`flow/config.mk`:
```
export PLATFORM = sky130hd
export DESIGN_NAME = Calculator_top
export DESIGN_NICKNAME = Calculator_top
export VERILOG_FILES = /design/flow/design.v
export SDC_FILE = /design/flow/constraint.sdc
export NUM_CORES = 4
export LEC_CHECK = 0
export CAP_MARGIN = 35
export CORE_MARGIN = 2
export CORE_UTILIZATION = 72
export CTS_CLUSTER_SIZE = 91
export GPL_ROUTABILITY_DRIVEN = 1
export MIN_ROUTING_LAYER = met1
export PLACE_DENSITY = 0.35
export SETUP_SLACK_MARGIN = 2.5
export SLEW_MARGIN = 20
```
`flow/constraint.sdc`:
```
create_clock -name core_clock -period 8.61 [get_ports {clk}]
set_input_delay 1.7220 -clock core_clock [delete_from_list [all_inputs] [get_ports {clk}]]
set_output_delay 1.7220 -clock core_clock [all_outputs]
set_load 0.01 [all_outputs]
```
`flow/design.v`:
```
`timescale 1ns / 1ps
`default_nettype none
module Debounce(
    input wire btn, 
    input wire clk, 
    output reg led
    );
    reg [15:0] counter;  
    wire TC;  
    always @(posedge clk) begin
        if(~btn) begin
            counter <= 0;  
        end
        else begin
            counter <= counter + 1; 
        end
    end
    assign TC = (counter == 65534);  
    always @(posedge clk) begin
        if(~btn) begin
            led <= 0;  
        end
        else if (TC) begin
            led <= 1;  
        end
        else
            led <= led;  
    end
endmodule
`timescale 1ns / 1ps
module edge_generator(input wire clk, input wire rst, input wire signal, output reg out);  
    reg sig_p; 
    always @(posedge clk) begin
        if(rst == 1) begin
            out <= 0;
            sig_p <= 0;
        end else 
        begin
            if((sig_p != signal) && (signal)) begin
                out <= 1; 
            end 
            else out <= 0; 
            sig_p <= signal;
        end
    end
endmodule
`default_nettype none
`timescale 1ns / 1ps
module cla_adder(input wire [3:0] A, input wire [3:0] B, input wire CI, output wire CO, output wire [3:0] SUM);
    wire [3:0] propegated, generated;
    wire [3:0] carries;
    assign carries[0] = CI;
    assign propegated = A ^ B; 
    assign generated = A & B;
    assign carries[1] = generated[0] | (propegated[0] & carries[0]);
    assign carries[2] = generated[1] | (propegated[1] & carries[1]);
    assign carries[3] = generated[2] | (propegated[2] & carries[2]);
    assign CO = generated[3] | (propegated[3] & carries[3]);
    genvar i;
    generate 
        for (i = 0; i < 4; i = i + 1) begin
            FA a(.A(A[i]), .B(B[i]), .CI(carries[i]), .SUM(SUM[i]));
        end
    endgenerate
endmodule 
module FA(input wire A, input wire B, input wire CI, output wire CO, output wire SUM);
    assign CO = (A & B) | (CI & (A ^ B)); 
    assign SUM = A ^ B ^ CI; 
endmodule
`timescale 1ns / 1ps
`default_nettype none
module combo_mult(input wire [3:0] a, input wire [3:0] b, output wire [7:0] res);
    wire [7:0] m [3:0];
    genvar i; 
    generate 
        for(i = 0; i < 4; i = i + 1) begin
            assign m[i] = (a[i] != 0) ? ({{4'b0}, b} << i) : 8'b0;
        end
    endgenerate
    assign res = m[0] + m[1] + m[2] + m[3];
endmodule
`timescale 1ns / 1ps
`default_nettype none
module Calculator(
    input wire [3:0] a, 
    input wire [3:0] b,
    input wire [2:0] op,
    output reg [7:0] out
);
    parameter AND = 3'b000;
    parameter OR = 3'b001;
    parameter NOT = 3'b010;
    parameter XOR = 3'b011;
    parameter ADD = 3'b100;
    parameter SUB = 3'b101;
    parameter MULT = 3'b110;
    parameter DIV = 3'b111; 
    wire adder_co;
    wire [3:0] SUM;
    wire [7:0] PRODUCT;
    wire [3:0] B_adder;
    wire CI;
    assign B_adder = (op == ADD) ? b : 
                     (op == SUB) ? ~b :
                     0; 
    assign CI = (op == SUB) ? 1 : 0; 
    cla_adder ADDER(.A(a),.B(B_adder), .CI(CI), .CO(adder_co), .SUM(SUM));
    combo_mult MULTI(.a(a), .b(b), .res(PRODUCT));
    always @(*) begin
        case(op)
            AND: begin
                out <= {{4{1'b0}}, a&b};
            end
            OR: begin
                out <= {{4{1'b0}}, a|b};
            end
            NOT: begin
                out <= {{4{1'b1}}, ~a};
            end
            XOR: begin
                out <= {{4{1'b0}}, a ^ b};
            end
            ADD: begin
                out <= {{3{1'b0}}, adder_co, SUM};
            end
            SUB: begin
                if (a < b) begin
                    out <= {{4{1'b1}}, SUM};
                end
                else out <= {{4{1'b0}}, SUM};
            end
            MULT: begin
                out <= PRODUCT;
            end
            DIV: begin
                out <= (b == 4'd0) ? 8'hFF : a/b;
            end
        endcase
   end
endmodule 
`timescale 1ns / 1ps
module val_bcd(
    input wire clk,  
    input wire reset, 
    input wire en, 
    input wire [11:0] count, 
    output reg [15:0] BCD,
    output reg rdy
    );
    parameter IDLE = 0; 
    parameter SHIFT = 1;
    parameter ADD = 2;
    reg [11:0] count_p;  
    reg [3:0] shift_idx;  
    reg [1:0] state;  
    reg [15:0] BCD_temp;  
    always @(posedge clk or posedge reset) begin
        if(reset) begin
            BCD <= 0;
            rdy <= 0; 
            shift_idx <= 0; 
            count_p <= 0; 
            state <= IDLE;
        end
        else begin
            case(state)
                IDLE : begin  
                    if(en) begin  
                        BCD <= 0;  
                        count_p <= count;  
                        shift_idx <= 0;  
                        state <= SHIFT;  
                    end 
                    else state <= IDLE;  
                    rdy <= 0;  
                end
                SHIFT : begin  
                    BCD <= {BCD[14:0], count_p[11 - shift_idx]};  
                    shift_idx <= shift_idx + 1;  
                    state <= ADD;  
                    rdy <= 0;  
                end
                ADD : begin  
                    if(shift_idx == 12) begin
                        rdy <= 1;     
                        state <= IDLE;   
                    end
                    else begin  
                        BCD <= {(BCD[15:12] >= 5) ? BCD[15:12] + 4'd3 : BCD[15:12], 
                            (BCD[11:8] >= 5) ? BCD[11:8] + 4'd3 : BCD[11:8],
                            (BCD[7:4] >= 5) ? BCD[7:4] + 4'd3 : BCD[7:4],
                            (BCD[3:0] >= 5) ? BCD[3:0] + 4'd3 : BCD[3:0]}; 
                        state <= SHIFT;  
                        rdy <= 0;  
                    end
                end
            endcase             
        end
    end
endmodule
`timescale 1ns / 1ps
`default_nettype none
module bcd_seg(
    input wire [3:0] BCD, 
    output reg [7:0] s
);
    always @(*) begin
        case(BCD)
            0: s = 8'b0000_0011; 
            1: s = 8'b1001_1111;
            2: s = 8'b0010_0101;
            3: s = 8'b0000_1101;
            4: s = 8'b1001_1001;
            5: s = 8'b0100_1001;
            6: s = 8'b0100_0001;
            7: s = 8'b0001_1111;
            8: s = 8'b0000_0001;
            9: s = 8'b0000_1001;
            10: s = 8'b1111_1101; 
            default s = 8'b1111_1111;
        endcase
end
endmodule
`timescale 1ns / 1ps
`default_nettype none
module op_seg(
    input wire [2:0] OP, 
    output reg [31:0] s
);
    always @(*) begin
        case(OP)
            0: s = 32'b1111_1111_0001_0001_1101_0101_1000_0101;  
            1: s = 32'b1111_1111_1111_1111_0000_0011_1111_0101;  
            2: s = 32'b1111_1111_1101_0101_1100_0101_1110_0001;  
            3: s = 32'b1111_1111_1001_0001_0000_0011_1111_0101;  
            4: s = 32'b1111_1111_0001_0001_1000_0101_1000_0101;  
            5: s = 32'b1111_1111_0100_1001_1100_0111_1100_0001;  
            6: s = 32'b0011_0011_0001_1011_1110_0011_1110_0001;  
            7: s = 32'b1111_1111_1000_0101_1001_1111_1000_0011;  
            default s = 32'b1111_1111_1111_1111_1111_1111_1111_1111;
        endcase
    end
endmodule
`timescale 1ns / 1ps
`default_nettype none
module Multi_Driver(
    input wire clk, 
    input wire rst, 
    input wire [31:0] segValues,
    output reg [3:0] an,
    output reg [7:0] seg
    );
    parameter DELAY = 4095; 
    reg [11:0] count;  
    always @(posedge clk) begin
        if(count < (DELAY / 4)) begin
            an <= 4'b1110;
            seg <= segValues[7:0];
        end
        else if (count < (DELAY / 2)) begin
            an <= 4'b1101;
            seg <= segValues[15:8];
        end
        else if (count < ((3 * DELAY) / 4)) begin
            an <= 4'b1011;
            seg <= segValues[23:16];
        end
        else begin
            an <= 4'b0111;
            seg <= segValues[31:24];
        end
        if (rst) count <= 0;
        else count <= count + 1; 
    end
endmodule
`timescale 1ns / 1ps
`default_nettype none
module Calculator_top(
    input wire [3:0] a, 
    input wire [3:0] b,
    input wire clk, 
    input wire rst, 
    input wire enter, 
    input wire back,
    input wire up, 
    input wire down,
    output wire [3:0] an, 
    output wire [7:0] seg,
    output reg bin_ind
);
    reg [2:0] op; 
    wire [7:0] calculator_result;  
    reg [31:0] display_value;  
    reg convert_value_enable;  
    wire up_d; wire down_d; wire enter_d; wire back_d; wire rst_d;  
    Debounce dd(.btn(down), .clk(clk), .led(down_d));
    Debounce ud(.btn(up), .clk(clk), .led(up_d));
    Debounce ed(.btn(enter), .clk(clk), .led(enter_d));
    Debounce bd(.btn(back), .clk(clk), .led(back_d));
    Debounce rd(.btn(rst), .clk(clk), .led(rst_d)); 
    Calculator calc(.a(a), .b(b), .op(op), .out(calculator_result));
    wire [15:0] BCD_result; 
    reg [11:0] value_to_convert; 
    wire bcd_val_rdy; 
    val_bcd VAL(.clk(clk), .reset(rst_d), .en(convert_value_enable), .count(value_to_convert), .rdy(bcd_val_rdy), .BCD(BCD_result));
    wire [31:0] BCD_seg;
    reg [31:0] BCD_seg_buffer;
    bcd_seg A(.BCD(BCD_result[15:12]),.s(BCD_seg[31:24]));
    bcd_seg B(.BCD(BCD_result[11:8]),.s(BCD_seg[23:16]));
    bcd_seg C(.BCD(BCD_result[7:4]),.s(BCD_seg[15:8]));
    bcd_seg D(.BCD(BCD_result[3:0]),.s(BCD_seg[7:0]));
    wire [31:0] op_seg;
    op_seg OPS(.OP(op), .s(op_seg)); 
    parameter DISP_ZEROS = 32'b0000_0011_0000_0011_0000_0011_0000_0011;
    Multi_Driver md(.segValues(display_value), .clk(clk), .rst(rst_d), .an(an), .seg(seg));
    parameter IDLE = 0;  
    parameter VALUE_SET = 1;
    parameter CONV = 2;  
    parameter RES = 3;  
    parameter OP = 4;  
    reg [1:0] result_neg; 
    reg [2:0] cs;  
    reg [2:0] ns;  
    always @(posedge clk) begin
        if(op < 4) begin  
            value_to_convert <= (1000 * calculator_result[3]) + (100 * calculator_result[2]) + (10 * calculator_result[1]) + (calculator_result[0]);
        end 
        else if(op == 5) begin  
             if(calculator_result[7]) begin  
                 result_neg[0] <= 1; 
                 value_to_convert <= {{8{1'b0}}, ((~calculator_result) + 1) & 4'b1111};  
                 if((((~calculator_result) + 1) & 4'b1111) >= 10) result_neg[1] <= 1;
                 else result_neg[1] <= 0; 
             end
             else value_to_convert <= {{4{1'b0}}, calculator_result}; 
        end 
        else begin
            value_to_convert <= {{4{1'b0}}, calculator_result}; 
        end
        if(rst_d == 1) begin
            op <= 0; 
            convert_value_enable <= 0; 
            ns <= IDLE;
            result_neg <= 0;
            display_value <= DISP_ZEROS;
        end
        else begin
            case (cs)
                IDLE: begin
                    display_value <= DISP_ZEROS; 
                    op <= 0;
                    if(ENTER) begin
                        ns <= CONV;
                    end
                    else if (UP | DOWN) begin
                        ns <= OP;
                        op <= 0; 
                    end
                end
                CONV: begin
                    if(op >= 5) begin
                        bin_ind <= 0; 
                    end else begin
                        bin_ind <= 1; 
                    end
                    display_value <= op_seg; 
                    convert_value_enable <= 1; 
                    if(bcd_val_rdy) begin
                        ns <= RES;
                        convert_value_enable <= 0;
                        if(result_neg[0]) begin  
                            if(result_neg[1]) begin
                                BCD_seg_buffer <= {16'b1111_1111_1111_1101, BCD_seg[15:0]};  
                            end else begin
                                BCD_seg_buffer <= {24'b1111_1111_1111_1111_1111_1101, BCD_seg[7:0]};  
                            end
                            result_neg <= 2'b0; 
                        end else begin
                            BCD_seg_buffer <= BCD_seg;
                        end
                    end
                    else ns <= CONV; 
                end
                RES: begin
                    result_neg <= 2'b0;
                    display_value <= BCD_seg_buffer; 
                    if (BACK) begin
                        ns <= IDLE;
                    end
                    else if (ENTER) begin
                        ns <= CONV;
                    end
                    else if (UP | DOWN) begin
                        ns <= OP;
                        op <= 0;
                    end
                    else ns <= RES;
                end
                OP: begin
                    result_neg <= 2'b0;
                    display_value <= op_seg; 
                    if (ENTER) begin
                        ns <= CONV;
                    end
                    else if(BACK) begin
                        ns <= RES;
                    end else begin
                        ns <= OP; 
                    end
                    if(UP) begin
                        op <= op + 1;
                    end
                    else if(DOWN) begin
                        op <= op - 1;
                    end
                end
            endcase 
        end
    end
    wire DOWN; wire UP; wire BACK; wire ENTER;
    edge_generator de(.clk(clk), .rst(rst_d), .signal(down_d), .out(DOWN));
    edge_generator ue(.clk(clk), .rst(rst_d), .signal(back_d), .out(BACK));
    edge_generator be(.clk(clk), .rst(rst_d), .signal(up_d), .out(UP));
    edge_generator ee(.clk(clk), .rst(rst_d), .signal(enter_d), .out(ENTER));
    always @(negedge clk) begin
        if(rst_d) begin
            cs <= IDLE; 
        end
        else begin
            cs <= ns; 
        end
    end
endmodule
```
`flow/run.sh`:
```
#!/bin/bash
# the make line also repeats each setting of config.mk as NAME=value (left out here)
make -C /OpenROAD-flow-scripts/flow DESIGN_CONFIG=/design/flow/config.mk WORK_HOME=/design/flow/orfs CLKGATE_MAP_FILE= finish
```
==> results of run 1 <==
layer usage:
| metal | GRT usage (%) | wire, um | up-vias |
|---|---|---|---|
| met4 | 18.6 | 4270 | 0 |
| met3 | 5.91 | 5500 | 464 |
| met2 | 67.1 | 21000 | 1266 |
| li1 | - | - | 5598 |
| met5 | 0 | 0 | - |
| met1 | 43.6 | 15300 | 6154 |
area by class of cell:
type	count	share of cell area (%)
clock buffers	33	4.36
clock inverters	16	0.967
inverters	81	1.98
multi-input cells	1125	49.2
flip-flops and latches	248	32.6
well taps	229	1.72
repair buffers	176	9.21
metrics by stage:
| step | hold slack [ns] | power [uW] | cells | utilization, % | setup slack [ns] |
|---|---|---|---|---|---|
| 2_1_floorplan | 0.367 | 1500 | 1503 | - | -1.20 |
| 3_3_place_gp | 0.371 | 1640 | 1776 | 80.3 | -1.42 |
| 3_5_place_dp | 0.381 | 1660 | 1777 | 80.4 | -1.70 |
| 4_1_cts | 0.392 | 2880 | 1876 | 89.5 | -0.420 |
| 5_1_grt | 0.387 | 3080 | 1908 | 92.0 | -1.28 |
| 6_report | 0.383 | 3030 | 1908 | 92.0 | -1.07 |
what timing repair did:
| item | in CTS | in global routing |
|---|---|---|
| pin swaps | 49 | 26 |
| resized | 108 | 45 |
| hold buffers | 0 | 0 |
| gates cloned | 2 | 1 |
| buffers inserted | 49 | 31 |
| endpoints found under the setup margin | 93 | 83 |
==> results.json, run 1 <==
{
  "status": "finished with violations",
  "checkFailReasons": "negative setup slack",
  "top_cell": "dfxtp_1",
  "yosys_cells": 1500,
  "avgSynthCellArea_um2": 8.95,
  "setup-violations-final": 5,
  "htree_levels": 1,
  "synth_flops": 248,
  "compound_area_share_pct": 18.0,
  "irDropWorstVdd_uv": 133,
  "worstMarginPinSlew_ns": 0.945,
  "ys_warn_count": 9,
  "hpwl_um": 21400,
  "syn_to_final_growth_pct": 24.4,
  "gp_congestion": 0.929,
  "hold_viol": 0,
  "p_sw_uw": 835,
  "track_usage_pct": 37.4,
  "grt_pass1_vias": 12249,
  "comb_area_mm2": 0.00822,
  "post_drt_wl_per_cell_um": 24.2,
  "postLayoutCellArea_mm2": 0.0167,
  "topCombFamilyByArea": "simple AND/OR/NAND/NOR gates",
  "period_minus_slack_ns": 9.68,
  "pg_seq_uw": 1210,
  "clkPwrFrac_pct": 39.4,
  "warnings": 80,
  "clk_pin_slew_ns": 0.07,
  "worst_setup_path_start_kind": "input pin",
  "fill_cells": 690,
  "fin_tns_setup_ns": -4.82,
  "drt-initial-drc-count": 2307,
  "rsz0062_at_grt": "true",
  "seq_power_share_pct": 40.1,
  "grt_pass1_wl_um": 60200,
  "syn_area_mm2": 0.0134,
  "vias": 13482,
  "r2r_setup_slack_ns": 1.77,
  "crit_slowest_cell": "or3_1",
  "cp_data_required_time_ns": 9.01,
  "max_slew_margin_pct": 36.6,
  "synthMuxAreaShare_pct": 1.85,
  "power.leakage_uw": 0.00689,
  "chip_area_mm2": 0.0197,
  "critPathLaunch": "b[2]",
  "core_area_mm2": 0.0181,
  "drc_errors": 0,
  "whs_endpoint": "ue.out$_SDFF_PP0_",
  "viasPerCell": 7.07,
  "dr.pass1.iters": 10,
  "crit_family": "AND-OR/OR-AND gates",
  "xor_share_pct": 5.35,
  "top_cells_by_count": "185 x dfxtp_1, 131 x nor2_1, 118 x nand2_1",
  "synth_cell_types": 81,
  "final_nets": 1788,
  "portBuffers": 25,
  "fmax_mhz": 103,
  "p_sw_share_pct": 27.6,
  "hp-start": "ue.sig_p$_SDFF_PP0_",
  "fin_skew_ns": 0.0890,
  "fin_ws_ns": -1.07,
  "power_frac_comb_pct": 20.6,
  "reg2reg_from": "cs[0]$_SDFF_NP0_",
  "ys_seq_share_pct": 40.4,
  "crit_end": "result_neg[1]$_SDFF_PP0_",
  "crit_buf_inv": 6,
  "place_area_mm2": 0.0146,
  "area_leaders": "dfxtp_1 28%, ha_1 9.8%, edfxtp_1 6.5%, dfrtp_1 6.2%, xnor2_1 3.9%",
  "edf_count": 29,
  "ys_sh_simple_pct": 19.3,
  "grt_overflow": 0,
  "cap_violations": 0,
  "die_h_um": 141,
  "routed_wl_um": 46100,
  "io_pins": 27,
  "grt_max_degree": 40,
  "diodes": 0,
  "cp_num_cells": 49,
  "hp-class": "register to register",
  "whs_path_depth": 1,
  "numCtsBuffers": 25,
  "reg2reg_to": "op_seg[17]$_DFF_P_",
  "p_comb_uw": 622,
  "ant_nets": 0,
  "cts_buffer_depth": 3,
  "antenna_found_initial": 0,
  "seq_area_mm2": 0.00544,
  "power_density_mw_per_mm2": 181,
  "clock_power_uw": 1190,
  "cts_sinks": 248,
  "fp_util_pct": 74.0,
  "die_x_um": 141,
  "ff_type": "dfxtp_1",
  "synthCells": 1500,
  "ctsRootBufferMaster": "clkbuf_16",
  "cp_max_fo": 5,
  "period_used_pct": 112,
  "yosys_area_mm2": 0.0134,
  "maxPowerGroup": "sequential cells",
  "internal_power_uw": 2190,
  "clock_latency_ns": 0.62,
  "cts_tree": "yes",
  "path_class": "input pin to register",
  "reg2regPathDepth": 13,
  "maxSlewViolCount": 0,
  "critPathMaxStageDelay_ns": 0.36,
  "synthArstFlopShare_pct": 13.7,
  "cp.arrival_ns": 10.07,
  "yosysTopAreaCellShare_pct": 27.6,
  "yosysTopAreaCell": "dfxtp_1",
  "adder_share_pct": 11.1,
  "end_kind": "register",
  "rows": 49
}
==> run 2, diff against run 1 <==
CAP_MARGIN = 20   (was 35)
CORE_UTILIZATION = 64   (was 72)
CTS_CLUSTER_SIZE = unset   (was 91)
GPL_ROUTABILITY_DRIVEN = unset   (was 1)
MIN_ROUTING_LAYER = unset   (was met1)
PLACE_DENSITY = unset   (was 0.35)
SETUP_SLACK_MARGIN = unset   (was 2.5)
clock period = 14.0 ns   (was 8.61 ns; I/O delays follow)
==> results.json, run 2 <==
{
  "maxSlewViolCount": 0,
  "final_cell_count_no_fill": 1803,
  "max_slew_margin_pct": 34.6,
  "cts_tree": "yes",
  "avgSynthCellArea_um2": 8.95,
  "ctsRootBufferMaster": "clkbuf_16",
  "top_cells_by_count": "185 x dfxtp_1, 131 x nor2_1, 118 x nand2_1",
  "hold_viol": 0,
  "period_minus_slack_ns": 12.77,
  "io_pins": 27,
  "numCtsBuffers": 27,
  "setup-violations-final": 0,
  "synthArstFlopShare_pct": 13.7,
  "ys_sh_simple_pct": 19.3,
  "fill_cells": 1594,
  "antenna_found_initial": 0,
  "pg_seq_uw": 744,
  "gp_congestion": 0.918,
  "cts_resized": 0,
  "whs_path_depth": 1,
  "track_usage_pct": 26.0,
  "comb_area_mm2": 0.00749,
  "critPathLaunch": "b[0]",
  "adder_share_pct": 11.1,
  "diodes": 0,
  "yosys_area_mm2": 0.0134,
  "worst_setup_path_start_kind": "input pin",
  "p_sw_share_pct": 24.4,
  "portBuffers": 25,
  "synthMuxAreaShare_pct": 1.85,
  "post_drt_wl_per_cell_um": 15.5,
  "chip_area_mm2": 0.0221,
  "cts_sinks": 248,
  "power_uw": 1660,
  "seq_power_share_pct": 44.9,
  "fp_util_pct": 65.7,
  "topCombFamilyByArea": "simple AND/OR/NAND/NOR gates",
  "clock_power_uw": 725,
  "drc_errors": 0,
  "end_kind": "register",
  "hold_buffers": 0,
  "die_x_um": 149,
  "vias": 10549,
  "rsz0062_at_grt": "false",
  "p_comb_uw": 188,
  "cp_common_cell": "ha_1",
  "final_nets": 1641,
  "ant_nets": 0,
  "die_h_um": 149,
  "maxPowerGroup": "sequential cells",
  "cp_data_required_time_ns": 14.42,
  "syn_to_final_growth_pct": 10.2,
  "area_leaders": "dfxtp_1 28%, ha_1 9.8%, edfxtp_1 6.5%, dfrtp_1 6.2%, xnor2_1 3.9%",
  "dr.pass1.iters": 5,
  "postLayoutCellArea_mm2": 0.0148,
  "hp-class": "register to register",
  "fin_tns_setup_ns": 0,
  "place_area_mm2": 0.0139,
  "grt_max_degree": 43,
  "crit_buf_inv": 4,
  "cap_violations": 0,
  "status": "no timing/DRC/antenna violations",
  "reg2regPathDepth": 10,
  "critPathMaxStageDelay_ns": 0.73,
  "yosys_cells": 1500,
  "synthCells": 1500,
  "r2r_setup_slack_ns": 3.55,
  "worstMarginPinSlew_ns": 0.981,
  "path_class": "input pin to register",
  "crit_slowest_cell": "clkdlybuf4s50_1",
  "power.leakage_uw": 0.00604,
  "rows": 52,
  "clk_pin_slew_ns": 0.06,
  "grt_pass1_vias": 10275,
  "irDropWorstVdd_uv": 102,
  "edf_count": 29,
  "cp_max_fo": 10,
  "whs_endpoint": "ue.out$_SDFF_PP0_",
  "seq_area_mm2": 0.00543,
  "syn_area_mm2": 0.0134,
  "fin_skew_ns": 0.0574,
  "fin_ws_ns": 1.23,
  "grt_pass1_wl_um": 48000,
  "yosysTopAreaCell": "dfxtp_1",
  "power_density_mw_per_mm2": 112,
  "synth_cell_types": 81,
  "period_used_pct": 91.2,
  "power_frac_comb_pct": 11.3,
  "ys_seq_share_pct": 40.4,
  "reg2reg_from": "cs[0]$_SDFF_NP0_",
  "ff_type": "dfxtp_1",
  "cp_num_cells": 47,
  "hp-start": "ue.sig_p$_SDFF_PP0_",
  "reg2reg_to": "op_seg[17]$_DFF_P_",
  "routed_wl_um": 28000,
  "ys_warn_count": 9,
  "clkPwrFrac_pct": 43.7,
  "cp.arrival_ns": 13.19,
  "cts_buffer_depth": 3,
  "xor_share_pct": 5.35,
  "fmax_mhz": 78.3,
  "crit_family": "AND-OR/OR-AND gates",
  "post_cts_buffers": 0,
  "crit_end": "result_neg[1]$_SDFF_PP0_",
  "dp_slack_ns": 0.748,
  "viasPerCell": 5.85,
  "htree_levels": 1,
  "top_cell": "dfxtp_1",
  "grt_overflow": 0,
  "core_area_mm2": 0.0204,
  "clock_latency_ns": 0.59,
  "internal_power_uw": 1250,
  "drt-initial-drc-count": 579,
  "compound_area_share_pct": 18.0,
  "hpwl_um": 19600,
  "p_sw_uw": 404,
  "synth_flops": 248,
  "dp_cells": 1752,
  "yosysTopAreaCellShare_pct": 27.6,
  "warnings": 77
}
==> run 2: cell type report <==
| class | count | area share [%] |
|---|---|---|
| multi-input cells | 1122 | 50.7 |
| flip-flops and latches | 248 | 36.7 |
| clock buffers | 38 | 5.33 |
| well taps | 270 | 2.29 |
| inverters | 81 | 2.06 |
| repair buffers | 30 | 1.95 |
| clock inverters | 14 | 0.973 |
==> run 2: per-layer routing <==
layer / wire length (um) / part of all wire (%) / GRT usage [%]
met5: 0 / 0 / 0
met4: 1040 / 3.7 / 9.43
met3: 1220 / 4.4 / 3.46
met2: 13400 / 48 / 44.7
met1: 12400 / 44 / 33.6
==> run 2: per-stage QoR <==
step / hold slack, ns / util [%]
after floorplan: 0.367 / -
after global placement: 0.372 / 67.8
after detailed placement: 0.376 / 67.8
after CTS: 0.371 / 72.4
after global routing: 0.384 / 72.4
final: 0.370 / 72.4
==> run 3, diff against run 2 <==
ABC_AREA = 1   (was unset)
CAP_MARGIN = 35   (was 20)
CORE_UTILIZATION = 72   (was 64)
GPL_ROUTABILITY_DRIVEN = 1   (was unset)
MIN_ROUTING_LAYER = met1   (was unset)
clock period = 7.11 ns   (was 14.0 ns; I/O delays follow)
==> results.json, run 3 <==
{
  "whs_path_depth": 1,
  "ff_type": "dfxtp_1",
  "syn_area_mm2": 0.0132,
  "critPathMaxStageDelay_ns": 0.37,
  "reg2reg_to": "op_seg[9]$_DFF_P_",
  "vias": 13173,
  "yosys_cells": 1704,
  "io_pins": 27,
  "clock_latency_ns": 0.61,
  "synth_cell_types": 56,
  "htree_levels": 1,
  "synth_flops": 248,
  "clk_pin_slew_ns": 0.06,
  "final_util_pct": 89.6,
  "viasPerCell": 6.21,
  "maxSlewViolCount": 0,
  "topCombFamilyByArea": "simple AND/OR/NAND/NOR gates",
  "cp_num_cells": 63,
  "yosys_area_mm2": 0.0132,
  "drt-initial-drc-count": 1562,
  "checkFailReasons": "negative setup slack",
  "hp-class": "register to register",
  "cap_violations": 0,
  "reg2regPathDepth": 12,
  "p_sw_share_pct": 39.2,
  "pg_seq_uw": 1810,
  "p_sw_uw": 2330,
  "grt_pass1_wl_um": 56500,
  "ys_sh_simple_pct": 22.4,
  "crit_slowest_cell": "nand4_1",
  "edf_count": 29,
  "hp-start": "ee.sig_p$_SDFF_PP0_",
  "irDropWorstVdd_uv": 411,
  "syn_to_final_growth_pct": 22.3,
  "final_nets": 2001,
  "maxPowerGroup": "combinational logic",
  "cp_data_required_time_ns": 7.55,
  "period_used_pct": 142,
  "ctsRootBufferMaster": "clkbuf_16",
  "crit_buf_inv": 13,
  "xor_share_pct": 1.80,
  "critPathLaunch": "b[1]",
  "die_h_um": 139,
  "ant_nets": 0,
  "cp_common_cell": "nand2_2",
  "grt_max_degree": 50,
  "area_leaders": "dfxtp_1 28%, ha_1 10%, nand2_1 9.8%, edfxtp_1 6.6%, inv_1 6.6%",
  "gp_congestion": 0.908,
  "rows": 49,
  "warnings": 81,
  "fp_util_pct": 73.2,
  "p_comb_uw": 2760,
  "setup-violations-final": 11,
  "numCtsBuffers": 26,
  "power_density_mw_per_mm2": 369,
  "cp.arrival_ns": 10.54,
  "internal_power_uw": 3610,
  "fin_skew_ns": 0.0781,
  "chip_area_mm2": 0.0194,
  "synthCells": 1704,
  "synthArstFlopShare_pct": 13.7,
  "ys_seq_share_pct": 41.2,
  "grt_overflow": 0,
  "post_drt_wl_per_cell_um": 19.5,
  "fin_tns_setup_ns": -19.58,
  "avgSynthCellArea_um2": 7.72,
  "cp_max_fo": 7,
  "period_minus_slack_ns": 10.10,
  "track_usage_pct": 34.8,
  "power.leakage_uw": 0.00715,
  "die_x_um": 139,
  "clkPwrFrac_pct": 23.0,
  "max_slew_margin_pct": 42.4,
  "adder_share_pct": 11.4,
  "yosysTopAreaCell": "dfxtp_1",
  "diodes": 0,
  "drc_errors": 0,
  "cts_buffer_depth": 3,
  "synthMuxAreaShare_pct": 0.428,
  "rsz0062_at_grt": "true",
  "top_cell": "nand2_1",
  "yosysTopAreaCellShare_pct": 28.2,
  "grt_pass1_vias": 12162,
  "routed_wl_um": 41400,
  "top_cells_by_count": "342 x nand2_1, 230 x inv_1, 185 x dfxtp_1",
  "worst_setup_path_start_kind": "input pin",
  "crit_end": "value_to_convert[2]$_DFF_P_",
  "path_class": "input pin to register",
  "antenna_found_initial": 0,
  "r2r_setup_slack_ns": 1.01,
  "clock_power_uw": 1370,
  "whs_endpoint": "ee.out$_SDFF_PP0_",
  "core_area_mm2": 0.0180,
  "hpwl_um": 21800,
  "fmax_mhz": 99.0,
  "compound_area_share_pct": 14.9,
  "ys_warn_count": 9,
  "crit_family": "simple AND/OR/NAND/NOR gates",
  "fin_hold_ws_ns": 0.387,
  "cts_sinks": 248,
  "status": "finished with violations",
  "dr.pass1.iters": 7,
  "portBuffers": 25,
  "power_frac_comb_pct": 46.5,
  "hold_viol": 0,
  "fin_ws_ns": -2.99,
  "reg2reg_from": "cs[0]$_SDFF_NP0_",
  "end_kind": "register",
  "worstMarginPinSlew_ns": 0.853,
  "cts_tree": "yes",
  "seq_power_share_pct": 30.5
}
run 3: per-layer routing:
layer  track usage [%]  vias to the layer above  wire (um)
li1                  -                     5974          -
met1              41.2                     6030      14500
met2              62.6                      839      19100
met3              4.63                      330       4080
met4              16.6                        0       3720
met5                 0                        -          0
run 3: stage by stage:
| step | cells | area, um^2 | power, uW | worst slack (ns) |
|---|---|---|---|---|
| 3_5_place_dp | 2016 | 14400 | 3830 | -2.36 |
| 2_1_floorplan | 1707 | 13300 | 3110 | -1.61 |
| 3_3_place_gp | 2016 | 14400 | 3750 | -2.04 |
| 4_1_cts | 2106 | 15700 | 5370 | -1.12 |
| 5_1_grt | 2122 | 16100 | 6190 | -3.08 |
| 6_report | 2122 | 16100 | 5940 | -2.99 |
run 3: final cells by class:
class                           count  area [um^2]
Multi-Input combinational cell   1186         7260
Sequential cell                   248         5430
Fill cell                         859         1870
Timing Repair Buffer              168         1330
Inverter                          240          910
Clock buffer                       34          743
Tap cell                          229          287
Clock inverter                     17          128
run 3: timing repair:
item                                    4_1_cts  5_1_grt
endpoints found under the setup margin        6        7
hold buffers                                  0        0
setup buffers                                42       17
gates resized                                48       60
pin swaps                                    52       52
==> run 4, diff against run 3 <==
CAP_MARGIN = 20   (was 35)
CELL_PAD_IN_SITES_GLOBAL_PLACEMENT = 3   (was unset)
CORE_MARGIN = 6   (was 2)
CORE_UTILIZATION = 40   (was 72)
GPL_ROUTABILITY_DRIVEN = 0   (was 1)
MAX_ROUTING_LAYER = met4   (was unset)
MIN_ROUTING_LAYER = unset   (was met1)
SLEW_MARGIN = 15   (was 20)
clock period = 19.4 ns   (was 7.11 ns; I/O delays follow)
==> results.json, run 4 <==
{
  "hp-class": "register to register",
  "top_cell": "nand2_1",
  "io_pins": 27,
  "cp_common_cell": "nand2_1",
  "cp_data_required_time_ns": 19.86,
  "power_density_mw_per_mm2": 123,
  "cp.arrival_ns": 13.45,
  "drt-initial-drc-count": 484,
  "core_area_mm2": 0.0320,
  "irDropWorstVdd_uv": 87.5,
  "cts_tree": "yes",
  "htree_levels": 1,
  "reg2regPathDepth": 12,
  "routed_wl_um": 30000,
  "dp_cells": 2140,
  "viasPerCell": 4.91,
  "ys_sh_simple_pct": 22.4,
  "ant_nets": 0,
  "numCtsBuffers": 29,
  "hold_buffers": 0,
  "end_kind": "register",
  "path_class": "input pin to register",
  "maxPowerGroup": "sequential cells",
  "p_sw_uw": 656,
  "clock_power_uw": 550,
  "final_util_pct": 46.6,
  "fp_util_pct": 41.2,
  "grt_pass1_wl_um": 51300,
  "crit_family": "simple AND/OR/NAND/NOR gates",
  "hp-start": "be.sig_p$_SDFF_PP0_",
  "cap_violations": 0,
  "yosysTopAreaCellShare_pct": 28.2,
  "cts_sinks": 248,
  "synthMuxAreaShare_pct": 0.428,
  "grt_overflow": 0,
  "xor_share_pct": 1.80,
  "whs_endpoint": "be.out$_SDFF_PP0_",
  "final_nets": 1866,
  "power_frac_comb_pct": 34.5,
  "rows": 65,
  "ctsRootBufferMaster": "clkbuf_16",
  "crit_slowest_cell": "clkdlybuf4s50_1",
  "adder_share_pct": 11.4,
  "yosysTopAreaCell": "dfxtp_1",
  "compound_area_share_pct": 14.9,
  "diodes": 0,
  "clkPwrFrac_pct": 30.0,
  "grt_pass1_vias": 10558,
  "worstMarginPinSlew_ns": 0.912,
  "seq_power_share_pct": 35.5,
  "track_usage_pct": 16.3,
  "whs_path_depth": 1,
  "max_slew_margin_pct": 38.4,
  "post_cts_buffers": 0,
  "cts_buffer_depth": 3,
  "portBuffers": 25,
  "fin_skew_ns": 0.0477,
  "topCombFamilyByArea": "simple AND/OR/NAND/NOR gates",
  "internal_power_uw": 1180,
  "period_used_pct": 67.0,
  "synth_flops": 248,
  "ys_warn_count": 9,
  "warnings": 77,
  "syn_to_final_growth_pct": 13.1,
  "synthCells": 1704,
  "critPathMaxStageDelay_ns": 0.68,
  "chip_area_mm2": 0.0374,
  "ys_seq_share_pct": 41.2,
  "fill_cells": 3247,
  "yosys_area_mm2": 0.0132,
  "yosys_cells": 1704,
  "avgSynthCellArea_um2": 7.72,
  "dr.pass1.iters": 5,
  "crit_end": "result_neg[1]$_SDFF_PP0_",
  "drc_errors": 0,
  "setup-violations-final": 0,
  "hpwl_um": 22600,
  "reg2reg_from": "cs[2]$_SDFF_NP0_",
  "cts_resized": 0,
  "die_x_um": 193,
  "maxSlewViolCount": 0,
  "antenna_found_initial": 0,
  "period_minus_slack_ns": 12.99,
  "critPathLaunch": "b[0]",
  "final_cell_count_no_fill": 2195,
  "clock_latency_ns": 0.58,
  "cp_num_cells": 61,
  "status": "no timing/DRC/antenna violations",
  "synthArstFlopShare_pct": 13.7,
  "r2r_setup_slack_ns": 6.77,
  "vias": 10771,
  "grt_max_degree": 50,
  "fmax_mhz": 77.0,
  "ff_type": "dfxtp_1",
  "place_area_mm2": 0.0139,
  "crit_buf_inv": 9,
  "cp_max_fo": 9,
  "hold_viol": 0,
  "worst_setup_path_start_kind": "input pin",
  "p_comb_uw": 634,
  "clk_pin_slew_ns": 0.05,
  "rsz0062_at_grt": "false",
  "synth_cell_types": 56,
  "edf_count": 29,
  "p_sw_share_pct": 35.7,
  "post_drt_wl_per_cell_um": 13.7,
  "syn_area_mm2": 0.0132,
  "postLayoutCellArea_mm2": 0.0149,
  "fin_tns_setup_ns": 0,
  "die_h_um": 193,
  "power.leakage_uw": 0.00651,
  "area_leaders": "dfxtp_1 28%, ha_1 10%, nand2_1 9.8%, edfxtp_1 6.6%, inv_1 6.6%",
  "reg2reg_to": "op_seg[14]$_DFF_P_",
  "top_cells_by_count": "342 x nand2_1, 230 x inv_1, 185 x dfxtp_1",
  "pg_seq_uw": 652
}
run 4: cell type report:
class	count	area (um^2)	area share, %
multi-input cells	1186	6720	45.2
flip-flops and latches	248	5430	36.5
inverters	240	901	6.05
clock buffers	44	876	5.88
well taps	435	544	3.66
repair buffers	30	288	1.93
clock inverters	12	125	0.841
run 4: per-layer routing:
layer / share of wire, % / wire [um] / track usage (%)
met2: 47 / 14200 / 27.5
met5: 0 / 0 / -
met3: 2.3 / 696 / 1.84
met1: 48 / 14500 / 21.2
met4: 2.0 / 597 / 3.51
run 4: per-stage QoR:
| step | power [uW] | worst slack [ns] | hold slack (ns) |
|---|---|---|---|
| floorplan | 1130 | 6.65 | 0.373 |
| global placement | 1300 | 6.13 | 0.379 |
| detailed placement | 1300 | 5.84 | 0.379 |
| CTS | 1860 | 6.38 | 0.387 |
| global route | 1980 | 5.13 | 0.401 |
| finish | 1840 | 6.41 | 0.385 |
==> run 5, diff against run 4 <==
CAP_MARGIN = 40   (was 20)
CELL_PAD_IN_SITES_GLOBAL_PLACEMENT = unset   (was 3)
CORE_MARGIN = 2   (was 6)
CORE_UTILIZATION = 72   (was 40)
CTS_CLUSTER_DIAMETER = 97   (was unset)
CTS_CLUSTER_SIZE = 14   (was unset)
MAX_ROUTING_LAYER = unset   (was met4)
MIN_ROUTING_LAYER = met1   (was unset)
PLACE_DENSITY_LB_ADDON = 0.11   (was unset)
SLEW_MARGIN = 20   (was 15)
clock period = 7.72 ns   (was 19.4 ns; I/O delays follow)
==> results.json, run 5 <==
{
  "power_density_mw_per_mm2": 325,
  "hold_buffers": 0,
  "top_cells_by_count": "342 x nand2_1, 230 x inv_1, 185 x dfxtp_1",
  "die_h_um": 139,
  "top_cell": "nand2_1",
  "reg2regPathDepth": 11,
  "end_kind": "register",
  "ys_warn_count": 9,
  "whs_endpoint": "ee.out$_SDFF_PP0_",
  "dp_slack_ns": -1.94,
  "io_pins": 27,
  "fin_ws_ns": -2.79,
  "fp_util_pct": 73.2,
  "vias": 13888,
  "antenna_found_initial": 5,
  "reg2reg_from": "cs[1]$_SDFF_NP0_",
  "period_used_pct": 136,
  "hp-class": "register to register",
  "seq_area_mm2": 0.00543,
  "track_usage_pct": 33.6,
  "crit_end": "result_neg[1]$_SDFF_PP0_",
  "crit_slowest_cell": "a21oi_4",
  "numCtsBuffers": 21,
  "avgSynthCellArea_um2": 7.72,
  "chip_area_mm2": 0.0194,
  "checkFailReasons": "max-capacitance violations, max-slew violations, negative setup slack",
  "p_sw_uw": 2120,
  "syn_area_mm2": 0.0132,
  "reg2reg_to": "op_seg[14]$_DFF_P_",
  "ctsRootBufferMaster": "clkbuf_16",
  "drc_errors": 0,
  "period_minus_slack_ns": 10.51,
  "postLayoutCellArea_mm2": 0.0159,
  "compound_area_share_pct": 14.9,
  "area_leaders": "dfxtp_1 28%, ha_1 10%, nand2_1 9.8%, edfxtp_1 6.6%, inv_1 6.6%",
  "worstMarginPinSlew_ns": 1.80,
  "final_nets": 1999,
  "cts_sinks": 248,
  "hp-start": "ee.sig_p$_SDFF_PP0_",
  "synthArstFlopShare_pct": 13.7,
  "clock_latency_ns": 0.58,
  "edf_count": 29,
  "final_cell_count_no_fill": 2116,
  "grt_overflow": 0,
  "pg_seq_uw": 1650,
  "topCombFamilyByArea": "simple AND/OR/NAND/NOR gates",
  "clkPwrFrac_pct": 19.1,
  "internal_power_uw": 3030,
  "portBuffers": 25,
  "cp_common_cell": "nand2_2",
  "rsz0062_at_grt": "true",
  "cp_max_fo": 6,
  "grt_max_degree": 36,
  "synth_cell_types": 56,
  "critPathLaunch": "b[0]",
  "yosysTopAreaCellShare_pct": 28.2,
  "hold_viol": 0,
  "power.leakage_uw": 0.00704,
  "dr.pass1.iters": 31,
  "rows": 49,
  "p_comb_uw": 2520,
  "clock_power_uw": 983,
  "hpwl_um": 21300,
  "xor_share_pct": 1.80,
  "fin_skew_ns": 0.0812,
  "power_frac_comb_pct": 48.9,
  "crit_family": "simple AND/OR/NAND/NOR gates",
  "htree_levels": 1,
  "dp_cells": 2009,
  "status": "finished with violations",
  "warnings": 78,
  "place_area_mm2": 0.0143,
  "clk_pin_slew_ns": 0.06,
  "die_x_um": 139,
  "grt_pass1_vias": 12051,
  "setup-violations-final": 11,
  "seq_power_share_pct": 32.0,
  "post_drt_wl_per_cell_um": 21.8,
  "max_slew_margin_pct": -23.4,
  "yosysTopAreaCell": "dfxtp_1",
  "routed_wl_um": 46200,
  "cap_violations": 2,
  "critPathMaxStageDelay_ns": 0.37,
  "synthCells": 1704,
  "cp_data_required_time_ns": 8.17,
  "fmax_mhz": 95.1,
  "maxPowerGroup": "combinational logic",
  "power_uw": 5150,
  "ff_type": "dfxtp_1",
  "whs_path_depth": 1,
  "fill_cells": 846,
  "adder_share_pct": 11.4,
  "r2r_setup_slack_ns": 1.01,
  "viasPerCell": 6.56,
  "grt_pass1_wl_um": 55000,
  "synthMuxAreaShare_pct": 0.428,
  "irDropWorstVdd_uv": 306,
  "yosys_cells": 1704,
  "path_class": "input pin to register",
  "ys_sh_simple_pct": 22.4,
  "yosys_area_mm2": 0.0132,
  "comb_area_mm2": 0.00723,
  "cts_tree": "yes",
  "worst_setup_path_start_kind": "input pin",
  "p_sw_share_pct": 41.1,
  "ant_nets": 0,
  "ys_seq_share_pct": 41.2,
  "syn_to_final_growth_pct": 20.5,
  "drt-initial-drc-count": 2221,
  "maxSlewViolCount": 6,
  "crit_buf_inv": 9,
  "core_area_mm2": 0.0180,
  "cts_buffer_depth": 3,
  "synth_flops": 248,
  "cp.arrival_ns": 10.96,
  "cp_num_cells": 63
}
==> run 5: routing by layer <==
metal  global-route usage, %  vias up  part of all wire, %
met2                    60.5     1111                   43
met1                    39.8     6324                   33
li1                        -     5960                    -
met3                    4.70      489                   13
met4                    15.2        4                   10
met5                       0        -                 0.35
==> run 5: through the flow <==
stage | TNS [ns] | hold slack [ns] | utilization (%)
6_report | -16.51 | 0.401 | 88.3
3_5_place_dp | -9.70 | 0.381 | 79.8
5_1_grt | -18.64 | 0.406 | 88.2
3_3_place_gp | -7.44 | 0.378 | 79.6
4_1_cts | -2.90 | 0.401 | 85.9
2_1_floorplan | -4.47 | 0.373 | -
==> run 5: layout make-up <==
| type | count | area share, % |
|---|---|---|
| sequential | 248 | 34.2 |
| clock buffer | 32 | 3.57 |
| inverter | 240 | 5.75 |
| tap | 229 | 1.81 |
| clock inverter | 5 | 0.174 |
| antenna | 5 | 0.0789 |
| multi-input combinational | 1186 | 45.6 |
| timing repair buffer | 171 | 8.82 |
==> run 5: what timing repair did <==
item                       in CTS  in global routing
setup endpoints to repair       6                  6
gates resized                  44                 61
setup buffers                  48                 20
pin swaps                      45                 51
==> run 6, diff against run 5 <==
ABC_AREA = unset   (was 1)
CAP_MARGIN = 35   (was 40)
CORE_MARGIN = 7   (was 2)
CORE_UTILIZATION = 24   (was 72)
CTS_CLUSTER_DIAMETER = unset   (was 97)
CTS_CLUSTER_SIZE = unset   (was 14)
GPL_ROUTABILITY_DRIVEN = 1   (was 0)
PLACE_DENSITY_LB_ADDON = unset   (was 0.11)
clock period = 6.52 ns   (was 7.72 ns; I/O delays follow)
==> results.json, run 6 <==
{
  "r2r_setup_slack_ns": 0.44,
  "setup-violations-final": 6,
  "end_kind": "register",
  "clk_pin_slew_ns": 0.06,
  "topCombFamilyByArea": "simple AND/OR/NAND/NOR gates",
  "dr.pass1.iters": 5,
  "ff_type": "dfxtp_1",
  "viasPerCell": 4.60,
  "drc_errors": 0,
  "synth_flops": 248,
  "die_h_um": 250,
  "routed_wl_um": 31200,
  "io_pins": 27,
  "whs_endpoint": "be.out$_SDFF_PP0_",
  "whs_path_depth": 1,
  "period_minus_slack_ns": 8.56,
  "maxPowerGroup": "the clock network",
  "syn_to_final_growth_pct": 23.1,
  "cp_common_cell": "ha_4",
  "grt_max_degree": 40,
  "xor_share_pct": 5.35,
  "antenna_found_initial": 1,
  "power.leakage_uw": 0.00655,
  "drt-initial-drc-count": 629,
  "vias": 10918,
  "irDropWorstVdd_uv": 178,
  "grt_pass1_wl_um": 52000,
  "ys_seq_share_pct": 40.4,
  "cts_buffer_depth": 3,
  "portBuffers": 25,
  "adder_share_pct": 11.1,
  "crit_slowest_cell": "or3_4",
  "clock_latency_ns": 0.59,
  "yosys_cells": 1500,
  "power_uw": 3960,
  "reg2reg_from": "cs[1]$_SDFF_NP0_",
  "top_cells_by_count": "185 x dfxtp_1, 131 x nor2_1, 118 x nand2_1",
  "yosys_area_mm2": 0.0134,
  "clkPwrFrac_pct": 42.5,
  "rsz0062_at_grt": "true",
  "cts_tree": "yes",
  "cp_num_cells": 48,
  "warnings": 78,
  "yosysTopAreaCell": "dfxtp_1",
  "period_used_pct": 131,
  "p_sw_uw": 991,
  "grt_overflow": 0,
  "core_area_mm2": 0.0552,
  "critPathLaunch": "b[0]",
  "fin_ws_ns": -2.04,
  "synthArstFlopShare_pct": 13.7,
  "cp.arrival_ns": 8.98,
  "rows": 86,
  "cts_sinks": 248,
  "ant_nets": 0,
  "cp_data_required_time_ns": 6.94,
  "critPathMaxStageDelay_ns": 0.37,
  "ys_sh_simple_pct": 19.3,
  "gp_congestion": 0.823,
  "fp_util_pct": 24.3,
  "clock_power_uw": 1680,
  "final_nets": 1734,
  "checkFailReasons": "negative setup slack",
  "p_sw_share_pct": 25.0,
  "edf_count": 29,
  "hpwl_um": 22600,
  "numCtsBuffers": 27,
  "hp-start": "be.sig_p$_SDFF_PP0_",
  "synth_cell_types": 81,
  "reg2regPathDepth": 10,
  "post_drt_wl_per_cell_um": 13.1,
  "maxSlewViolCount": 0,
  "synthCells": 1500,
  "area_leaders": "dfxtp_1 28%, ha_1 9.8%, edfxtp_1 6.5%, dfrtp_1 6.2%, xnor2_1 3.9%",
  "seq_power_share_pct": 40.4,
  "ys_warn_count": 9,
  "ctsRootBufferMaster": "clkbuf_16",
  "status": "finished with violations",
  "track_usage_pct": 9.53,
  "power_density_mw_per_mm2": 240,
  "dp_slack_ns": -3.57,
  "fmax_mhz": 117,
  "p_comb_uw": 678,
  "worst_setup_path_start_kind": "input pin",
  "worstMarginPinSlew_ns": 0.760,
  "syn_area_mm2": 0.0134,
  "reg2reg_to": "op_seg[17]$_DFF_P_",
  "htree_levels": 1,
  "avgSynthCellArea_um2": 8.95,
  "compound_area_share_pct": 18.0,
  "yosysTopAreaCellShare_pct": 27.6,
  "crit_buf_inv": 4,
  "fin_skew_ns": 0.0520,
  "crit_family": "AND-OR/OR-AND gates",
  "internal_power_uw": 2970,
  "top_cell": "dfxtp_1",
  "hold_viol": 0,
  "pg_seq_uw": 1600,
  "die_x_um": 250,
  "diodes": 0,
  "synthMuxAreaShare_pct": 1.85,
  "cp_max_fo": 5,
  "crit_end": "result_neg[1]$_SDFF_PP0_",
  "power_frac_comb_pct": 17.1,
  "max_slew_margin_pct": 49.3,
  "hp-class": "register to register",
  "path_class": "input pin to register",
  "cap_violations": 0,
  "grt_pass1_vias": 10648,
  "chip_area_mm2": 0.0627
}
## run 6: final cells by class
class	instances	area, um^2
repair buffers	123	1000
well taps	748	936
flip-flops and latches	248	5430
multi-input cells	1122	7840
inverters	81	318
fillers	5669	38700
clock inverters	23	302
clock buffers	30	697
## run 6: per-stage QoR
stage	TNS (ns)	area [um^2]	hold WS, ns	utilization, %	instances
after detailed placement	-21.40	15200	0.376	27.6	2307
after global placement	-18.45	15200	0.373	27.6	2307
after floorplan	-14.08	13600	0.367	-	1503
final	-9.82	16500	0.377	29.9	2375
after global routing	-11.69	16500	0.394	29.9	2375
after CTS	-11.90	16300	0.384	29.5	2362
## run 6: what timing repair did
item / 4_1_cts / 5_1_grt
buffers inserted: 3 / 14
setup endpoints to repair: 9 / 7
pin swaps: 11 / 20
resized: 16 / 38
hold buffers: 0 / 0
cloned: 0 / 0
## run 6: layer usage
| metal | track usage, % | share of wire (%) | vias to the layer above |
|---|---|---|---|
| met5 | 0 | 0 | - |
| met4 | 2.78 | 2.1 | 0 |
| met3 | 1.43 | 4.6 | 47 |
| met2 | 16.3 | 46 | 211 |
| met1 | 12.4 | 47 | 5173 |
| li1 | - | - | 5487 |
==> run 7, diff against run 6 <==
ABC_AREA = 1   (was unset)
CAP_MARGIN = 20   (was 35)
CORE_MARGIN = 2   (was 7)
CORE_UTILIZATION = 72   (was 24)
GPL_ROUTABILITY_DRIVEN = unset   (was 1)
MIN_ROUTING_LAYER = unset   (was met1)
PLACE_DENSITY = 0.41   (was unset)
clock period = 10.5 ns   (was 6.52 ns; I/O delays follow)
==> results.json, run 7 <==
{
  "grt_overflow": 0,
  "rows": 49,
  "core_area_mm2": 0.0180,
  "syn_to_final_growth_pct": 12.7,
  "clk_pin_slew_ns": 0.06,
  "grt_pass1_wl_um": 49100,
  "fill_cells": 1171,
  "crit_buf_inv": 8,
  "area_leaders": "dfxtp_1 28%, ha_1 10%, nand2_1 9.8%, edfxtp_1 6.6%, inv_1 6.6%",
  "grt_pass1_vias": 10938,
  "path_class": "input pin to register",
  "compound_area_share_pct": 14.9,
  "portBuffers": 25,
  "diodes": 0,
  "routed_wl_um": 29500,
  "p_sw_uw": 1230,
  "whs_path_depth": 1,
  "clkPwrFrac_pct": 27.2,
  "reg2reg_from": "cs[2]$_SDFF_NP0_",
  "r2r_setup_slack_ns": 2.32,
  "die_x_um": 139,
  "yosysTopAreaCellShare_pct": 28.2,
  "adder_share_pct": 11.4,
  "clock_power_uw": 921,
  "viasPerCell": 5.75,
  "syn_area_mm2": 0.0132,
  "ctsRootBufferMaster": "clkbuf_16",
  "hold_viol": 0,
  "cap_violations": 0,
  "cp_common_cell": "nand2_1",
  "final_nets": 1892,
  "vias": 11555,
  "p_comb_uw": 1260,
  "gp_congestion": 0.953,
  "period_used_pct": 94.3,
  "reg2regPathDepth": 12,
  "edf_count": 29,
  "hpwl_um": 20300,
  "numCtsBuffers": 25,
  "period_minus_slack_ns": 9.90,
  "hp-class": "register to register",
  "synthCells": 1704,
  "warnings": 77,
  "final_cell_count_no_fill": 2011,
  "crit_slowest_cell": "clkdlybuf4s50_1",
  "track_usage_pct": 29.6,
  "fin_skew_ns": 0.0749,
  "io_pins": 27,
  "drt-initial-drc-count": 851,
  "critPathMaxStageDelay_ns": 0.47,
  "power_density_mw_per_mm2": 229,
  "topCombFamilyByArea": "simple AND/OR/NAND/NOR gates",
  "cp_num_cells": 61,
  "crit_family": "simple AND/OR/NAND/NOR gates",
  "p_sw_share_pct": 36.2,
  "grt_max_degree": 50,
  "whs_endpoint": "ee.out$_SDFF_PP0_",
  "post_drt_wl_per_cell_um": 14.6,
  "ys_sh_simple_pct": 22.4,
  "ys_seq_share_pct": 41.2,
  "synth_flops": 248,
  "power_frac_comb_pct": 37.2,
  "pg_seq_uw": 1210,
  "die_h_um": 139,
  "internal_power_uw": 2160,
  "worst_setup_path_start_kind": "input pin",
  "reg2reg_to": "op_seg[22]$_DFF_P_",
  "power_uw": 3390,
  "worstMarginPinSlew_ns": 1.01,
  "synthArstFlopShare_pct": 13.7,
  "fin_ws_ns": 0.599,
  "ant_nets": 0,
  "irDropWorstVdd_uv": 189,
  "synth_cell_types": 56,
  "setup-violations-final": 0,
  "top_cell": "nand2_1",
  "cp.arrival_ns": 10.34,
  "maxSlewViolCount": 0,
  "yosys_area_mm2": 0.0132,
  "dp_slack_ns": -0.375,
  "htree_levels": 1,
  "yosys_cells": 1704,
  "critPathLaunch": "b[0]",
  "yosysTopAreaCell": "dfxtp_1",
  "cts_buffer_depth": 3,
  "xor_share_pct": 1.80,
  "end_kind": "register",
  "ff_type": "dfxtp_1",
  "cts_sinks": 248,
  "max_slew_margin_pct": 32.7,
  "avgSynthCellArea_um2": 7.72,
  "cts_tree": "yes",
  "cp_max_fo": 7,
  "dp_cells": 1953,
  "crit_end": "result_neg[1]$_SDFF_PP0_",
  "power.leakage_uw": 0.00659,
  "clock_latency_ns": 0.58,
  "drc_errors": 0,
  "fmax_mhz": 101,
  "ys_warn_count": 9,
  "chip_area_mm2": 0.0194,
  "fin_tns_setup_ns": 0,
  "hp-start": "ee.sig_p$_SDFF_PP0_",
  "top_cells_by_count": "342 x nand2_1, 230 x inv_1, 185 x dfxtp_1",
  "fin_hold_ws_ns": 0.366,
  "seq_power_share_pct": 35.6,
  "status": "no timing/DRC/antenna violations",
  "maxPowerGroup": "combinational logic",
  "fp_util_pct": 73.2,
  "hold_buffers": 0,
  "dr.pass1.iters": 5,
  "synthMuxAreaShare_pct": 0.428,
  "cp_data_required_time_ns": 10.94,
  "antenna_found_initial": 0
}
## run 7: per-stage QoR
stage          util [%]  area [um^2]
6_report           82.5        14800
2_1_floorplan         -        13200
3_5_place_dp       76.7        13800
3_3_place_gp       76.7        13800
5_1_grt            82.5        14800
4_1_cts            81.4        14600
## run 7: metal layers
| metal | global-route usage, % | share of wire (%) | routed length, um |
|---|---|---|---|
| met4 | 7.71 | 2.4 | 698 |
| met5 | 0 | 0 | 0 |
| met1 | 37.8 | 42 | 12500 |
| met2 | 54.2 | 50 | 14800 |
| met3 | 2.69 | 4.8 | 1410 |
## run 7: final cells by class
type | instances | area (um^2) | share of cell area [%]
Inverter | 240 | 901 | 6.08
Clock buffer | 34 | 701 | 4.73
Multi-Input combinational cell | 1186 | 6840 | 46.1
Timing Repair Buffer | 60 | 513 | 3.46
Tap cell | 229 | 287 | 1.93
Clock inverter | 14 | 158 | 1.06
Sequential cell | 248 | 5430 | 36.6
## run 7: timing repair
| action | 4_1_cts | 5_1_grt |
|---|---|---|
| endpoints found under the setup margin | 0 | 5 |
| buffers inserted | 0 | 11 |
| resized | 0 | 29 |
==> run 8, diff against run 7 <==
ABC_AREA = unset   (was 1)
CTS_CLUSTER_DIAMETER = 400   (was unset)
PLACE_DENSITY = unset   (was 0.41)
SETUP_SLACK_MARGIN = 3.18   (was unset)
clock period = 14.0 ns   (was 10.5 ns; I/O delays follow)
==> results.json, run 8 <==
{
  "status": "no timing/DRC/antenna violations",
  "ff_type": "dfxtp_1",
  "ant_nets": 0,
  "synthCells": 1500,
  "rsz0062_at_grt": "false",
  "cts_sinks": 248,
  "portBuffers": 25,
  "fp_util_pct": 74.0,
  "viasPerCell": 6.13,
  "critPathMaxStageDelay_ns": 0.36,
  "seq_power_share_pct": 44.6,
  "hp-class": "register to register",
  "hold_viol": 0,
  "synth_flops": 248,
  "edf_count": 29,
  "p_sw_uw": 423,
  "ys_warn_count": 9,
  "clkPwrFrac_pct": 40.4,
  "maxSlewViolCount": 0,
  "crit_family": "AND-OR/OR-AND gates",
  "final_nets": 1664,
  "dr.pass1.iters": 5,
  "critPathLaunch": "b[1]",
  "yosysTopAreaCellShare_pct": 27.6,
  "antenna_found_initial": 1,
  "top_cells_by_count": "185 x dfxtp_1, 131 x nor2_1, 118 x nand2_1",
  "reg2reg_to": "op_seg[6]$_DFF_P_",
  "clock_latency_ns": 0.59,
  "yosys_cells": 1500,
  "hold_buffers": 0,
  "avgSynthCellArea_um2": 8.95,
  "synthArstFlopShare_pct": 13.7,
  "worst_setup_path_start_kind": "input pin",
  "vias": 10950,
  "drt-initial-drc-count": 862,
  "top_cell": "dfxtp_1",
  "die_x_um": 141,
  "drc_errors": 0,
  "crit_end": "result_neg[1]$_SDFF_PP0_",
  "path_class": "input pin to register",
  "crit_buf_inv": 5,
  "p_sw_share_pct": 25.3,
  "hpwl_um": 20000,
  "clk_pin_slew_ns": 0.06,
  "end_kind": "register",
  "grt_pass1_wl_um": 50000,
  "ys_seq_share_pct": 40.4,
  "worstMarginPinSlew_ns": 1.07,
  "cts_tree": "yes",
  "power_frac_comb_pct": 15.1,
  "period_used_pct": 74.9,
  "synth_cell_types": 81,
  "power_uw": 1670,
  "adder_share_pct": 11.1,
  "gp_congestion": 0.930,
  "setup-violations-final": 0,
  "cp_common_cell": "ha_4",
  "core_area_mm2": 0.0181,
  "period_minus_slack_ns": 10.49,
  "die_h_um": 141,
  "yosys_area_mm2": 0.0134,
  "irDropWorstVdd_uv": 74.5,
  "clock_power_uw": 674,
  "grt_overflow": 0,
  "reg2regPathDepth": 10,
  "yosysTopAreaCell": "dfxtp_1",
  "synthMuxAreaShare_pct": 1.85,
  "fin_tns_setup_ns": 0,
  "io_pins": 27,
  "fin_skew_ns": 0.0733,
  "hp-start": "ee.sig_p$_SDFF_PP0_",
  "whs_path_depth": 1,
  "cp_num_cells": 48,
  "routed_wl_um": 30200,
  "pg_seq_uw": 745,
  "numCtsBuffers": 26,
  "topCombFamilyByArea": "simple AND/OR/NAND/NOR gates",
  "p_comb_uw": 252,
  "power.leakage_uw": 0.00613,
  "cts_buffer_depth": 3,
  "htree_levels": 1,
  "maxPowerGroup": "sequential cells",
  "postLayoutCellArea_mm2": 0.0151,
  "cp_data_required_time_ns": 14.39,
  "compound_area_share_pct": 18.0,
  "cp.arrival_ns": 10.88,
  "cp_max_fo": 7,
  "area_leaders": "dfxtp_1 28%, ha_1 9.8%, edfxtp_1 6.5%, dfrtp_1 6.2%, xnor2_1 3.9%",
  "whs_endpoint": "ee.out$_SDFF_PP0_",
  "syn_to_final_growth_pct": 12.7,
  "internal_power_uw": 1250,
  "final_util_pct": 83.3,
  "ctsRootBufferMaster": "clkbuf_16",
  "post_drt_wl_per_cell_um": 16.9,
  "ys_sh_simple_pct": 19.3,
  "place_area_mm2": 0.0140,
  "syn_area_mm2": 0.0134,
  "reg2reg_from": "cs[0]$_SDFF_NP0_",
  "power_density_mw_per_mm2": 110,
  "chip_area_mm2": 0.0197,
  "grt_pass1_vias": 10605,
  "crit_slowest_cell": "mux2_4",
  "warnings": 78,
  "cap_violations": 0,
  "rows": 49,
  "max_slew_margin_pct": 28.3,
  "fmax_mhz": 95.3,
  "xor_share_pct": 5.35,
  "r2r_setup_slack_ns": 3.66,
  "grt_max_degree": 56,
  "track_usage_pct": 30.4
}
[run 8: layout make-up]
class	instances	area (um^2)
antenna	1	2.50
inverter	81	319
multi-input combinational	1122	7760
timing repair buffer	54	464
clock inverter	20	175
clock buffer	30	686
sequential	248	5430
fill	1152	3020
tap	229	287
[run 8: stage by stage]
step	hold WS [ns]	instances	setup slack [ns]
CTS	0.388	1770	3.20
global placement	0.371	1711	1.68
detailed placement	0.382	1711	1.48
global route	0.403	1785	3.12
finish	0.382	1785	3.51
floorplan	0.367	1503	3.11
[run 8: timing repair]
| action | CTS | global route |
|---|---|---|
| setup endpoints to repair | 5 | 4 |
| buffers inserted | 10 | 14 |
| pin swaps | 6 | 20 |
| gates resized | 22 | 18 |
[run 8: layer usage]
layer  GRT usage (%)  wire (um)  up-vias
met2            53.5      14900      357
met5               0          0        -
met4            11.9       1020        0
met1            38.3      12600     5180
li1                -          -     5337
met3            3.52       1630       76
==> run 9, diff against run 8 <==
SETUP_SLACK_MARGIN = unset   (was 3.18)
clock period = 10.2 ns   (was 14.0 ns; I/O delays follow)
==> results.json, run 9 <==
{
  "ant_nets": 0,
  "crit_end": "result_neg[1]$_SDFF_PP0_",
  "edf_count": 29,
  "power_density_mw_per_mm2": 158,
  "viasPerCell": 6.11,
  "vias": 11073,
  "maxPowerGroup": "the clock network",
  "cap_violations": 0,
  "hp-class": "register to register",
  "hp-start": "ue.sig_p$_SDFF_PP0_",
  "yosys_cells": 1500,
  "avgSynthCellArea_um2": 8.95,
  "yosysTopAreaCellShare_pct": 27.6,
  "area_leaders": "dfxtp_1 28%, ha_1 9.8%, edfxtp_1 6.5%, dfrtp_1 6.2%, xnor2_1 3.9%",
  "cts_sinks": 248,
  "fmax_mhz": 104,
  "cts_buffer_depth": 3,
  "fin_skew_ns": 0.0655,
  "top_cell": "dfxtp_1",
  "cp_data_required_time_ns": 10.59,
  "core_area_mm2": 0.0181,
  "drt-initial-drc-count": 723,
  "numCtsBuffers": 26,
  "ff_type": "dfxtp_1",
  "period_used_pct": 94.2,
  "routed_wl_um": 30200,
  "hpwl_um": 20600,
  "grt_pass1_vias": 10835,
  "synthArstFlopShare_pct": 13.7,
  "r2r_setup_slack_ns": 1.99,
  "drc_errors": 0,
  "syn_area_mm2": 0.0134,
  "rows": 49,
  "chip_area_mm2": 0.0197,
  "crit_slowest_cell": "a311o_1",
  "ys_seq_share_pct": 40.4,
  "compound_area_share_pct": 18.0,
  "rsz0062_at_grt": "false",
  "clock_power_uw": 1050,
  "final_nets": 1690,
  "crit_buf_inv": 4,
  "antenna_found_initial": 0,
  "track_usage_pct": 30.2,
  "ys_sh_simple_pct": 19.3,
  "reg2reg_from": "cs[0]$_SDFF_NP0_",
  "dp_cells": 1758,
  "hold_viol": 0,
  "io_pins": 27,
  "pg_seq_uw": 1020,
  "cp.arrival_ns": 10.00,
  "period_minus_slack_ns": 9.61,
  "power_frac_comb_pct": 14.9,
  "fp_util_pct": 74.0,
  "warnings": 77,
  "ys_warn_count": 9,
  "final_cell_count_no_fill": 1811,
  "power_uw": 2440,
  "final_util_pct": 84.9,
  "whs_endpoint": "ue.out$_SDFF_PP0_",
  "clock_latency_ns": 0.58,
  "grt_pass1_wl_um": 50000,
  "xor_share_pct": 5.35,
  "adder_share_pct": 11.1,
  "clkPwrFrac_pct": 43.1,
  "synthCells": 1500,
  "gp_congestion": 0.914,
  "fill_cells": 1082,
  "crit_family": "AND-OR/OR-AND gates",
  "reg2regPathDepth": 11,
  "hold_buffers": 0,
  "die_x_um": 141,
  "seq_area_mm2": 0.00543,
  "p_sw_share_pct": 24.3,
  "cp_max_fo": 5,
  "power.leakage_uw": 0.00632,
  "yosysTopAreaCell": "dfxtp_1",
  "critPathLaunch": "b[0]",
  "portBuffers": 25,
  "syn_to_final_growth_pct": 14.8,
  "htree_levels": 1,
  "whs_path_depth": 1,
  "post_drt_wl_per_cell_um": 16.7,
  "diodes": 0,
  "cts_tree": "yes",
  "comb_area_mm2": 0.00774,
  "max_slew_margin_pct": 32.3,
  "irDropWorstVdd_uv": 155,
  "setup-violations-final": 0,
  "maxSlewViolCount": 0,
  "dr.pass1.iters": 5,
  "topCombFamilyByArea": "simple AND/OR/NAND/NOR gates",
  "die_h_um": 141,
  "synth_flops": 248,
  "clk_pin_slew_ns": 0.06,
  "p_sw_uw": 592,
  "top_cells_by_count": "185 x dfxtp_1, 131 x nor2_1, 118 x nand2_1",
  "end_kind": "register",
  "worst_setup_path_start_kind": "input pin",
  "worstMarginPinSlew_ns": 1.01,
  "synth_cell_types": 81,
  "grt_overflow": 0,
  "internal_power_uw": 1840,
  "grt_max_degree": 56,
  "synthMuxAreaShare_pct": 1.85,
  "yosys_area_mm2": 0.0134,
  "ctsRootBufferMaster": "clkbuf_16",
  "path_class": "input pin to register",
  "critPathMaxStageDelay_ns": 0.39,
  "seq_power_share_pct": 42.0,
  "cp_num_cells": 48,
  "reg2reg_to": "op_seg[17]$_DFF_P_",
  "p_comb_uw": 363,
  "status": "no timing/DRC/antenna violations"
}
## run 9: repair_timing
item / 4_1_cts / 5_1_grt
pin swaps: 2 / 13
buffers inserted: 0 / 3
endpoints found under the setup margin: 1 / 5
resized: 2 / 24
gates cloned: 0 / 0
## run 9: final cells by class
class / instances / area share (%)
Multi-Input combinational cell: 1122 / 50.2
Inverter: 81 / 2.02
Sequential cell: 248 / 35.2
Tap cell: 229 / 1.86
Clock inverter: 22 / 1.97
Timing Repair Buffer: 80 / 4.30
Clock buffer: 29 / 4.36
## run 9: routing by layer
layer | up-vias | GRT usage (%) | share of wire, %
li1 | 5393 | - | -
met1 | 5251 | 36.5 | 41
met2 | 328 | 54.0 | 50
met3 | 101 | 3.62 | 4.8
met4 | 0 | 14.2 | 4.2
met5 | - | 0 | 0
## run 9: per-stage QoR
| step | worst slack (ns) | instance area (um^2) | setup TNS (ns) | hold slack, ns |
|---|---|---|---|---|
| final | 0.594 | 15400 | 0 | 0.383 |
| after global routing | 0.0390 | 15400 | 0 | 0.392 |
| after CTS | 0.100 | 15300 | 0 | 0.386 |
| after detailed placement | -0.590 | 14300 | -1.70 | 0.377 |
| after global placement | -0.294 | 14300 | -0.482 | 0.372 |
| after floorplan | 0.00840 | 13600 | 0 | 0.367 |
No activity file was given, so power comes from the tool's default toggle rates.
